## pepper
==> flow/design.v (excerpt) <==
module top_module(
    input  wire        clkr,
    input  wire        rst,
    input  wire        rxr,
    input  wire [4:0]  btnr,
    output wire        spr,
    output wire [7:0]  hr,
    output wire [7:0]  mr,
    output wire [4:0]  date,
    output wire [4:0]  month,
    output wire [7:0]  year,
    output wire [6:0]  seg,
    output wire [3:0]  an,
    output wire        dp
);
Size in the first run: ~1300 cells after synthesis, about 160 flip-flops, ~55 I/O pins, about 0.010 mm² of cells after synthesis.
clock: 6.2 ns
lec_check: 0
cap_margin: 40
cell_pad_in_sites_global_placement: 3
core_margin: 6
core_utilization: 40
cts_cluster_diameter: 80
cts_cluster_size: 69
hold_slack_margin: 0.29
max_routing_layer: met4
min_routing_layer: met2
slew_margin: 15
tns_end_percent: 5
run.sh (not shown) runs the stock make flow with config.mk's settings and CLKGATE_MAP_FILE=.
The layout from pepper, despite a flow that completed every stage, fails the layout checks, with the failing checks listed as DRC.
### pepper -> juniper
==> flow/config.mk <==
export PLATFORM = sky130hd
export DESIGN_NAME = top_module
export DESIGN_NICKNAME = top_module
export VERILOG_FILES = /design/flow/design.v
export SDC_FILE = /design/flow/constraint.sdc
export NUM_CORES = 4
export LEC_CHECK = 0
export CAP_MARGIN = 20
export CORE_MARGIN = 2
export CORE_UTILIZATION = 58
export CTS_CLUSTER_DIAMETER = 46
export CTS_CLUSTER_SIZE = 50
export MAX_ROUTING_LAYER = met4
export SLEW_MARGIN = 20
export TNS_END_PERCENT = 5
==> flow/constraint.sdc <==
create_clock -name core_clock -period 10.0 [get_ports {clkr}]
set_input_delay 2.0000 -clock core_clock [delete_from_list [all_inputs] [get_ports {clkr}]]
set_output_delay 2.0000 -clock core_clock [all_outputs]
set_load 0.01 [all_outputs]
==> comparison <==
juniper completed every stage of the flow, and the final layout passed the timing, design-rule and antenna checks.
Compared with pepper, juniper shows a lower non-clock buffer count.
Re global-route usage over all layers: pepper was higher than juniper.
The source-to-sink clock delay at the later pin of the worst-skew pair on juniper is in line with that on pepper.
Changes in sierra relative to juniper:
==> flow/config.mk <==
export PLATFORM = sky130hd
export DESIGN_NAME = top_module
export DESIGN_NICKNAME = top_module
export VERILOG_FILES = /design/flow/design.v
export SDC_FILE = /design/flow/constraint.sdc
export NUM_CORES = 4
export LEC_CHECK = 0
export CAP_MARGIN = 40
export CELL_PAD_IN_SITES_GLOBAL_PLACEMENT = 3
export CORE_MARGIN = 6
export CORE_UTILIZATION = 40
export HOLD_SLACK_MARGIN = 0.29
export SLEW_MARGIN = 10
[summary]
- Clock network power share was lower in juniper than in sierra.
- Total cell area reported by yosys after synthesis of sierra is on par with juniper.
- Summary of sierra over juniper: wire length of the first global-routing pass climbed 13%, sequential fraction of total cell area dropped 0.44 points, routed wire length now larger.
> inputs changed (sierra -> maple)
diff --git a/flow/config.mk b/flow/config.mk
--- a/flow/config.mk
+++ b/flow/config.mk
@@ -8,3 +8,2 @@
-export CAP_MARGIN = 40
-export CELL_PAD_IN_SITES_GLOBAL_PLACEMENT = 3
-export CORE_MARGIN = 6
+export CAP_MARGIN = 20
+export CORE_MARGIN = 2
@@ -12,2 +11 @@
-export HOLD_SLACK_MARGIN = 0.29
-export SLEW_MARGIN = 10
+export SLEW_MARGIN = 20
Findings:
- Row final period demand of the worst path: maple lower / sierra higher
- maple: done, clean on timing, DRC and antenna
- | met2 track demand over resource | maple vs sierra | 0.90 points lower |
- Total length of routed wires, sierra and maple: lower on maple
- maple vs sierra on average detailed-routed wire length per instance: maple is the lower one.

========
top_module again, from the RTL that the note above started with.
clock: 10.0 ns
lec_check: 0
cap_margin: 40
cell_pad_in_sites_global_placement: 2
core_aspect_ratio: 0.5
core_margin: 10
core_utilization: 40
cts_cluster_diameter: 333
cts_cluster_size: 43
place_density: 0.35
slew_margin: 20
tns_end_percent: 60
==> next run, changes <==
- CAP_MARGIN: 40 -> 20
- CELL_PAD_IN_SITES_GLOBAL_PLACEMENT: 2 -> not set
- CORE_ASPECT_RATIO: 0.5 -> not set
- CORE_MARGIN: 10 -> 2
- CORE_UTILIZATION: 40 -> 51
- CTS_CLUSTER_DIAMETER: 333 -> not set
- CTS_CLUSTER_SIZE: 43 -> 50
- PLACE_DENSITY: 0.35 -> not set
- TNS_END_PERCENT: 60 -> 5
Global-route usage grows by 5.7 points.
Power rose by 0.80%.
Sequential power is about the same.
Design area falls by 1.3%.
Area after synthesis is unchanged.
Non-clock buffer count came out lower by 11.
Sequential cell count does not change.
Clock power goes up by about 2%.
Final cell count went down by 5.5%.
Worst setup slack got worse by 0.031 ns.
Wire length is lower by 12%.
==> next run, changes <==
- CORE_MARGIN: 2 -> 8
- CORE_UTILIZATION: 51 -> 40
- CTS_CLUSTER_SIZE: 50 -> 48
- GPL_TIMING_DRIVEN: not set -> 0
- PLACE_DENSITY_LB_ADDON: not set -> 0.29
- SETUP_SLACK_MARGIN: not set -> 0.88
- TNS_END_PERCENT: 5 -> 65
After rerunning: Wire length grows by roughly a tenth; cell area grows by a few percent; utilization shrinks by 12 points; die size grows by well over a third; clock-buffer cell count grows by 4; setup slack gets better by 0.16 ns; total power shrinks by a few percent; sequential share of layout area shrinks by 0.75 points; first-iteration DRC count grows by well over a third; area after synthesis stays the same; hold slack barely changes.
Power and IR drop assume default switching activity.
